run 1:
==> flow/design.v (excerpt) <==
module buck_converter_top #(
    parameter CLK_FREQ = 100_000_000,
    parameter PWM_FREQ = 100_000,
    parameter V_REF = 12'd2048,
    parameter KP = 16'd100,
    parameter KI = 16'd10,
    parameter KD = 16'd5
)(
    input wire clk,
    input wire rst_n,
    input wire [11:0] adc_data,
    input wire adc_valid,
    output wire pwm_out,
    output wire [11:0] voltage_monitor,
    output wire [9:0] duty_cycle_monitor
);
make LEC_CHECK=0 CAP_MARGIN=20 CELL_PAD_IN_SITES_DETAIL_PLACEMENT=0 CELL_PAD_IN_SITES_GLOBAL_PLACEMENT=0 CORE_MARGIN=2 CORE_UTILIZATION=72 CTS_CLUSTER_DIAMETER=56 GPL_ROUTABILITY_DRIVEN=1 GPL_TIMING_DRIVEN=1 MAX_ROUTING_LAYER=met5 PLACE_DENSITY=0.67 SETUP_SLACK_MARGIN=1.31 SLEW_MARGIN=25 finish   # period 4.42 ns
run.sh (not shown) runs the stock make flow with config.mk's settings and CLKGATE_MAP_FILE=.
[flow] run 1 | stages: complete | final checks: fail | reason: negative setup slack
Relative to run 1, the following input files were edited for run 2:
- clearing SETUP_SLACK_MARGIN, which used to be 1.31
- swapping 4.42 for 3.6 in the clock period (ns, I/O delays scaled along)
Run 2 got as far as global routing (5_1_grt), where a tool error ended the run. The lower post-cts sizing count of run 1 and run 2 is in run 1. Run 2: final weighted congestion in routability-driven placement is about 1.1% higher than what run 1 reported. Looking at worst slack after detailed placement across both flows, run 2 is the weaker of the two, with run 1 ahead.
#### Input delta (run 3 over run 2)
- an added PLACE_DENSITY_LB_ADDON of 0.03
- an added SETUP_SLACK_MARGIN of 0.25
- a deleted PLACE_DENSITY that had been 0.67
- a change of CORE_MARGIN from 2 to 3
- a change of the clock period (ns, I/O delays scaled along) from 3.6 to 4.29
==> results <==
- Although it ran to completion, run 3 produced a layout that fails the final checks because of negative setup slack.
- On final weighted congestion in routability-driven placement: between run 2 and run 3, it ends up higher for run 3.
- Run 3 -> run 2: simple-gate share of the synthesized area delta 0, exact match
- Against run 2, run 3 comes in about 2.6% higher on die area.
The inputs of run 4 differ from those of run 3 as listed below.
- CORE_UTILIZATION now 36, was 72
- GPL_TIMING_DRIVEN now 0, was 1
- TNS_END_PERCENT now 35, previously not set
- CORE_MARGIN now 10, was 3
- PLACE_DENSITY_LB_ADDON now 0.2, was 0.03
- the clock period (ns, I/O delays scaled along) now 2.94, was 4.29
[summary]
Final antenna diode count came out exactly the same in run 3 and run 4.
When run 4 is set beside run 3, its global-route usage turns out to be 16 points smaller.
[run 4] flow finished | final checks: failed | reasons: negative setup slack
Run 4 packs its core more loosely than run 3.
Run 4 does worse than run 3 on die area.


## yarrow
The RTL this note starts from:
==> flow/design.v <==
module adc_interface (
    input wire clk,
    input wire rst_n,
    input wire [11:0] adc_data,
    input wire adc_valid,
    output reg [11:0] voltage_fb,
    output reg data_ready
);
    always @(posedge clk or negedge rst_n) begin
        if (!rst_n) begin
            voltage_fb <= 12'd0;
            data_ready <= 1'b0;
        end else begin
            if (adc_valid) begin
                voltage_fb <= adc_data;
                data_ready <= 1'b1;
            end else begin
                data_ready <= 1'b0;
            end
        end
    end
endmodule
module pid_controller #(
    parameter DATA_WIDTH = 12,
    parameter KP = 16'd100,
    parameter KI = 16'd10,
    parameter KD = 16'd5,
    parameter SETPOINT = 12'd2048
)(
    input wire clk,
    input wire rst_n,
    input wire [DATA_WIDTH-1:0] feedback,
    input wire fb_valid,
    output reg [9:0] control_out,
    output reg out_valid
);
    reg signed [DATA_WIDTH:0] error;
    reg signed [DATA_WIDTH:0] prev_error;
    reg signed [31:0] integral;
    reg signed [DATA_WIDTH:0] derivative;
    reg signed [31:0] p_term, i_term, d_term;
    reg signed [31:0] pid_sum;
    always @(posedge clk or negedge rst_n) begin
        if (!rst_n) begin
            error <= 0;
            prev_error <= 0;
            integral <= 0;
            derivative <= 0;
            p_term <= 0;
            i_term <= 0;
            d_term <= 0;
            pid_sum <= 0;
            control_out <= 10'd512;
            out_valid <= 1'b0;
        end else if (fb_valid) begin
            error <= SETPOINT - feedback;
            prev_error <= error;
            if (integral + error > 32'sd100000)
                integral <= 32'sd100000;
            else if (integral + error < -32'sd100000)
                integral <= -32'sd100000;
            else
                integral <= integral + error;
            derivative <= error - prev_error;
            p_term <= ($signed({16'd0, KP}) * error) >>> 8;
            i_term <= ($signed({16'd0, KI}) * integral) >>> 16;
            d_term <= ($signed({16'd0, KD}) * derivative) >>> 8;
            pid_sum <= p_term + i_term + d_term + 32'sd512;
            if (pid_sum > 32'sd1023)
                control_out <= 10'd1023;
            else if (pid_sum < 32'sd0)
                control_out <= 10'd0;
            else
                control_out <= pid_sum[9:0];
            out_valid <= 1'b1;
        end else begin
            out_valid <= 1'b0;
        end
    end
endmodule
module pwm_generator #(
    parameter CLK_FREQ = 100_000_000,
    parameter PWM_FREQ = 100_000,
    parameter PWM_RESOLUTION = 10
)(
    input wire clk,
    input wire rst_n,
    input wire [PWM_RESOLUTION-1:0] duty_cycle,
    output reg pwm_out
);
    localparam COUNTER_MAX = CLK_FREQ / PWM_FREQ;
    reg [$clog2(COUNTER_MAX)-1:0] counter;
    reg [PWM_RESOLUTION-1:0] duty_reg;
    reg [PWM_RESOLUTION-1:0] compare_val;
    always @(posedge clk or negedge rst_n) begin
        if (!rst_n) begin
            counter <= 0;
            duty_reg <= 0;
            compare_val <= 0;
            pwm_out <= 1'b0;
        end else begin
            if (counter < COUNTER_MAX - 1) begin
                counter <= counter + 1;
            end else begin
                counter <= 0;
                duty_reg <= duty_cycle;
            end
            compare_val <= (duty_reg * COUNTER_MAX) >> PWM_RESOLUTION;
            pwm_out <= (counter < compare_val) ? 1'b1 : 1'b0;
        end
    end
endmodule
module buck_converter_top #(
    parameter CLK_FREQ = 100_000_000,
    parameter PWM_FREQ = 100_000,
    parameter V_REF = 12'd2048,
    parameter KP = 16'd100,
    parameter KI = 16'd10,
    parameter KD = 16'd5
)(
    input wire clk,
    input wire rst_n,
    input wire [11:0] adc_data,
    input wire adc_valid,
    output wire pwm_out,
    output wire [11:0] voltage_monitor,
    output wire [9:0] duty_cycle_monitor
);
    wire [11:0] voltage_fb;
    wire adc_ready;
    wire [9:0] duty_cycle;
    wire pid_valid;
    adc_interface adc_if (
        .clk(clk),
        .rst_n(rst_n),
        .adc_data(adc_data),
        .adc_valid(adc_valid),
        .voltage_fb(voltage_fb),
        .data_ready(adc_ready)
    );
    pid_controller #(
        .DATA_WIDTH(12),
        .KP(KP),
        .KI(KI),
        .KD(KD),
        .SETPOINT(V_REF)
    ) pid_ctrl (
        .clk(clk),
        .rst_n(rst_n),
        .feedback(voltage_fb),
        .fb_valid(adc_ready),
        .control_out(duty_cycle),
        .out_valid(pid_valid)
    );
    pwm_generator #(
        .CLK_FREQ(CLK_FREQ),
        .PWM_FREQ(PWM_FREQ),
        .PWM_RESOLUTION(10)
    ) pwm_gen (
        .clk(clk),
        .rst_n(rst_n),
        .duty_cycle(duty_cycle),
        .pwm_out(pwm_out)
    );
    assign voltage_monitor = voltage_fb;
    assign duty_cycle_monitor = duty_cycle;
endmodule
==> flow/config.mk <==
export PLATFORM = sky130hd
export DESIGN_NAME = buck_converter_top
export DESIGN_NICKNAME = buck_converter_top
export VERILOG_FILES = /design/flow/design.v
export SDC_FILE = /design/flow/constraint.sdc
export NUM_CORES = 4
export LEC_CHECK = 0
export ABC_AREA = 1
export CAP_MARGIN = 20
export CORE_ASPECT_RATIO = 0.69
export CORE_MARGIN = 2
export CORE_UTILIZATION = 72
export PLACE_DENSITY = 0.42
export SLEW_MARGIN = 20
==> flow/constraint.sdc <==
create_clock -name core_clock -period 3.97 [get_ports {clk}]
set_input_delay 0.7940 -clock core_clock [delete_from_list [all_inputs] [get_ports {clk}]]
set_output_delay 0.7940 -clock core_clock [all_outputs]
set_load 0.01 [all_outputs]
[flow] yarrow | stages: complete | final checks: fail | reason: setup timing
The inputs of juniper differ from those of yarrow as listed below.
-- flow/config.mk --
<<< yarrow, line 10
export CORE_ASPECT_RATIO = 0.69
>>> juniper, line 10
<<< yarrow, line 12
export CORE_UTILIZATION = 72
export PLACE_DENSITY = 0.42
>>> juniper, line 11
export CORE_UTILIZATION = 64
==> flow/constraint.sdc <==
create_clock -name core_clock -period 2.93 [get_ports {clk}]
set_input_delay 0.5860 -clock core_clock [delete_from_list [all_inputs] [get_ports {clk}]]
set_output_delay 0.5860 -clock core_clock [all_outputs]
set_load 0.01 [all_outputs]
--- outcome ---
- The runs compared here, yarrow and juniper, all ended either early or with open violations.
- yarrow: complete, dirty (setup timing)
- Every stage of juniper finished as expected; the final checks, on the other hand, flagged setup timing, which means the layout fails.
- On minimum setup slack among reg-to-reg paths: between juniper and yarrow, it ends up higher for yarrow.
- In juniper the initial core utilization turned out 8.5 points lower than in yarrow.
- Between juniper and yarrow, the slew at the pin closest to its max-slew limit is lower for juniper.
- The run showing the smaller worst endpoint data arrival time is juniper.
- Compared with yarrow, fmax in juniper increased by a little under 10%.
Inputs modified between juniper and lagoon:
-- flow/config.mk --
<<< juniper, line 8
export ABC_AREA = 1
>>> lagoon, line 8
<<< juniper, line 11
export CORE_UTILIZATION = 64
>>> lagoon, line 10
export CORE_UTILIZATION = 40
==> flow/constraint.sdc <==
create_clock -name core_clock -period 5.3 [get_ports {clk}]
set_input_delay 1.0600 -clock core_clock [delete_from_list [all_inputs] [get_ports {clk}]]
set_output_delay 1.0600 -clock core_clock [all_outputs]
set_load 0.01 [all_outputs]
[summary]
lagoon: all stages complete, timing, DRC and antenna checks passed. Post-synthesis to final-layout area growth was lower in lagoon than in juniper. lagoon against juniper: buffers inserted during post-CTS setup optimization fell by 38; via count of the first global-routing pass fell by about 30%; portion of the clock cycle consumed by the worst path in the final layout fell by 45 points. Comparing lagoon and juniper, the lower amount of wire on met2 after detailed routing was measured on lagoon. Taking juniper as the reference, in lagoon tightest hold margin went up; floorplan row count went up.
Setup changes, lagoon to pepper
-- flow/config.mk --
<<< lagoon, line 10
export CORE_UTILIZATION = 40
>>> pepper, line 10
export CORE_UTILIZATION = 61
==> flow/constraint.sdc <==
create_clock -name core_clock -period 5.03 [get_ports {clk}]
set_input_delay 1.0060 -clock core_clock [delete_from_list [all_inputs] [get_ports {clk}]]
set_output_delay 1.0060 -clock core_clock [all_outputs]
set_load 0.01 [all_outputs]
### Flow results
Of pepper and lagoon, the higher routed wire length per instance belongs to pepper. Summary of pepper over lagoon: design area has decreased.


Setup of job 9247:
// buck_converter_top: RTL as listed in full above, without the edits since
Settings: LEC_CHECK=0, CAP_MARGIN=20, CELL_PAD_IN_SITES_DETAIL_PLACEMENT=0, CELL_PAD_IN_SITES_GLOBAL_PLACEMENT=0, CORE_MARGIN=3, CORE_UTILIZATION=56, CTS_CLUSTER_DIAMETER=56, GPL_ROUTABILITY_DRIVEN=1, GPL_TIMING_DRIVEN=1, MAX_ROUTING_LAYER=met5, PLACE_DENSITY=0.55, SETUP_SLACK_MARGIN=0.25, SLEW_MARGIN=25; clock period 2.94 ns.
In job 9247 the implementation ran to completion but is not tape-out ready, as the final checks report setup timing.
diff inputs: job 9247 => job 3514
-- flow/config.mk --
<<< job 9247, line 8
>>> job 3514, line 8
export ABC_AREA = 1
<<< job 9247, line 11
export CORE_MARGIN = 3
export CORE_UTILIZATION = 56
>>> job 3514, line 12
export CORE_MARGIN = 2
export CORE_UTILIZATION = 72
<<< job 9247, line 16
>>> job 3514, line 17
export HOLD_SLACK_MARGIN = 0.28
<<< job 9247, line 17
export PLACE_DENSITY = 0.55
>>> job 3514, line 19
export PLACE_DENSITY_LB_ADDON = 0.03
==> flow/constraint.sdc <==
create_clock -name core_clock -period 4.29 [get_ports {clk}]
set_input_delay 0.8580 -clock core_clock [delete_from_list [all_inputs] [get_ports {clk}]]
set_output_delay 0.8580 -clock core_clock [all_outputs]
set_load 0.01 [all_outputs]
Results
- What the final checks of job 3514 revealed, after a flow that finished every stage, was a layout that fails on setup timing.
- Job 3514: number of tapcells 14% below job 9247
- Lower layout-stage area growth over the synthesis result was reported by job 3514, not job 9247.
- On job 3514: sequential cell area share is 4.6 points higher than what job 9247 gave.
- Going from job 9247 to job 3514, non-clock buffer count shrank by more than half.
- Job 3514 has total wire length after detailed routing below what job 9247 had.
- Job 3514 vs. job 9247: wire length of the first global-routing pass decreased about 3%; design area decreased 0.0040 sq mm; shortest clock period the worst path allows after layout increased 0.29 ns; chip area estimate from yosys synthesis increased 7.0%.
- Delta (job 3514 minus job 9247): global routing met1 resource utilization has increased; final design utilization has decreased.
### job 3514 -> job 3030
==> flow/config.mk <==
export PLATFORM = sky130hd
export DESIGN_NAME = buck_converter_top
export DESIGN_NICKNAME = buck_converter_top
export VERILOG_FILES = /design/flow/design.v
export SDC_FILE = /design/flow/constraint.sdc
export NUM_CORES = 4
export LEC_CHECK = 0
export ABC_AREA = 1
export CAP_MARGIN = 20
export CORE_MARGIN = 2
export CORE_UTILIZATION = 72
export SLEW_MARGIN = 20
==> flow/constraint.sdc <==
create_clock -name core_clock -period 2.93 [get_ports {clk}]
set_input_delay 0.5860 -clock core_clock [delete_from_list [all_inputs] [get_ports {clk}]]
set_output_delay 0.5860 -clock core_clock [all_outputs]
set_load 0.01 [all_outputs]
==> results <==
- Job 3030 did not make it past global routing (5_1_grt), where a tool error ended it.
- Mapped cell area: job 3514 vs job 3030 identical
- Delta (job 3030 minus job 3514): placed standard-cell area climbed about 13%; final weighted congestion of routability-driven global placement saw a decrease.


RTL: the design.v shown in full above, as it stands there.
Settings: LEC_CHECK=0, CAP_MARGIN=20, CORE_MARGIN=2, CORE_UTILIZATION=69, CTS_CLUSTER_DIAMETER=33, SLEW_MARGIN=20; clock period 4.02 ns.
The first run finished with setup timing left.
Edit:
CORE_UTILIZATION = 66   (was 69)
CTS_CLUSTER_DIAMETER = not set   (was 33)
clock period = 4.75 ns   (was 4.02 ns; I/O delays follow)
Effect: With this change the flow ran to the end with no violations; die size grows by 4.4%; design area shrinks by 8.9%; clock skew grows by 0.0053 ns; non-clock buffer count decreases by 143.
Edit:
CORE_UTILIZATION = 39   (was 66)
clock period = 4.89 ns   (was 4.75 ns; I/O delays follow)
After rerunning: The new run passed the timing, design-rule and antenna checks; cell count rose by about 10%; setup slack gains 0.13 ns; global-route usage fell by 11 points; sequential share of layout area fell by 0.25 points.


v58:
RTL: the design.v shown in full above, as it stands there.
export LEC_CHECK = 0
export CAP_MARGIN = 20
export CELL_PAD_IN_SITES_DETAIL_PLACEMENT = 2
export CELL_PAD_IN_SITES_GLOBAL_PLACEMENT = 3
export CORE_MARGIN = 2
export CORE_UTILIZATION = 40
export CTS_CLUSTER_DIAMETER = 364
export CTS_CLUSTER_SIZE = 66
export GPL_ROUTABILITY_DRIVEN = 0
export HOLD_SLACK_MARGIN = -0.05
export MAX_ROUTING_LAYER = met4
export SLEW_MARGIN = 30
export TNS_END_PERCENT = 10
create_clock -name core_clock -period 10.0 [get_ports {clk}]
diff inputs: v58 => v13
- a change of CELL_PAD_IN_SITES_DETAIL_PLACEMENT from 2 to 1
- a deleted CTS_CLUSTER_DIAMETER that had been 364
- a deleted CELL_PAD_IN_SITES_GLOBAL_PLACEMENT that had been 3
==> comparison <==
- Looking at routed wire length across v58 and v13, the one that comes out higher is v58.
- Worst setup slack after layout was lower in v58 than in v13.
- Per the comparison of v13 with v58, slack of the worst reg-to-reg path increased by 20 ps relative to the old numbers.
- For final design utilization, v58 and v13 come out practically identical.
- There was hardly any difference in fraction of area in non-clock buffers between v58 and v13.
Setup changes, v13 to v34
- CAP_MARGIN: 20 -> 5
- SLEW_MARGIN: 30 -> 25
- CELL_PAD_IN_SITES_DETAIL_PLACEMENT: 1 -> 2
- CELL_PAD_IN_SITES_GLOBAL_PLACEMENT: unset -> 3
- CTS_CLUSTER_DIAMETER: unset -> 390
Notes after the runs:
| ratio of final minimum period to clock period | higher: v34 |
Comparing v13 with v34, the largest incremental delay on the critical path came out essentially unchanged.
Diff v13 -> v34: register-to-register slack went down by 20 ps, clock-buffer cell count went up by 1.
Area fraction in compound gates after synthesis: v13 vs v34 identical
Compared to v13, the routing of v34 uses more wire.
Proportion of cell area occupied by multi-input gates of v34 is on par with v13.
v34: first-pass GRT wire length about 12% above v13
Diff v13 -> v34: instance area after placement ~0 delta.
Input-level comparison between v23 and v34:
- a deleted CELL_PAD_IN_SITES_DETAIL_PLACEMENT that had been 2
- a deleted GPL_ROUTABILITY_DRIVEN that had been 0
- a deleted MAX_ROUTING_LAYER that had been met4
- a deleted TNS_END_PERCENT that had been 10
- a change of SLEW_MARGIN from 25 to 5
- an added MIN_ROUTING_LAYER of met2
- an added ABC_AREA of 1
- a deleted HOLD_SLACK_MARGIN that had been -0.05
- a deleted CTS_CLUSTER_SIZE that had been 66
- a deleted CTS_CLUSTER_DIAMETER that had been 390
==> results <==
A highest-utilization routing layer at the global route stage of met3 is what v23 shows, while met2 belongs to v34.
From v23 to v34, sequential cell area did not move at all.
Global-route usage was higher in v23 than in v34.
v23 vs. v34: design area went up by 1200 µm².
The register share after synthesis in v23 sits 2.0 points below the value recorded for v34.
[v23] sequential share of layout area fell 1.8 points relative to v34
| starting density of the core | v23 vs v34 | 0.31 points lower |
As far as final setup violation count goes, v34 and v23 are indistinguishable; the numbers are identical.
Wire: v23 routes more than v34
## Diff of input files: v56 against v23
- putting CORE_ASPECT_RATIO at 0.92 where nothing was set
- swapping 5 for 25 in SLEW_MARGIN
- putting TNS_END_PERCENT at 30 where nothing was set
- putting GPL_ROUTABILITY_DRIVEN at 0 where nothing was set
- putting CTS_CLUSTER_DIAMETER at 257 where nothing was set
- putting MAX_ROUTING_LAYER at met4 where nothing was set
- putting PLACE_DENSITY_LB_ADDON at 0.1 where nothing was set
==> comparison <==
- NOTE: arrival time reported for the critical path endpoint in v56 falls short of that of v23
- Cell row count, v23 and v56: higher on v23
- v56 ran in full, but the layout does not pass; the checks complain about design-rule violations.
- Between v23 and v56, the difference in multi-input gate share of total cell area is negligible.
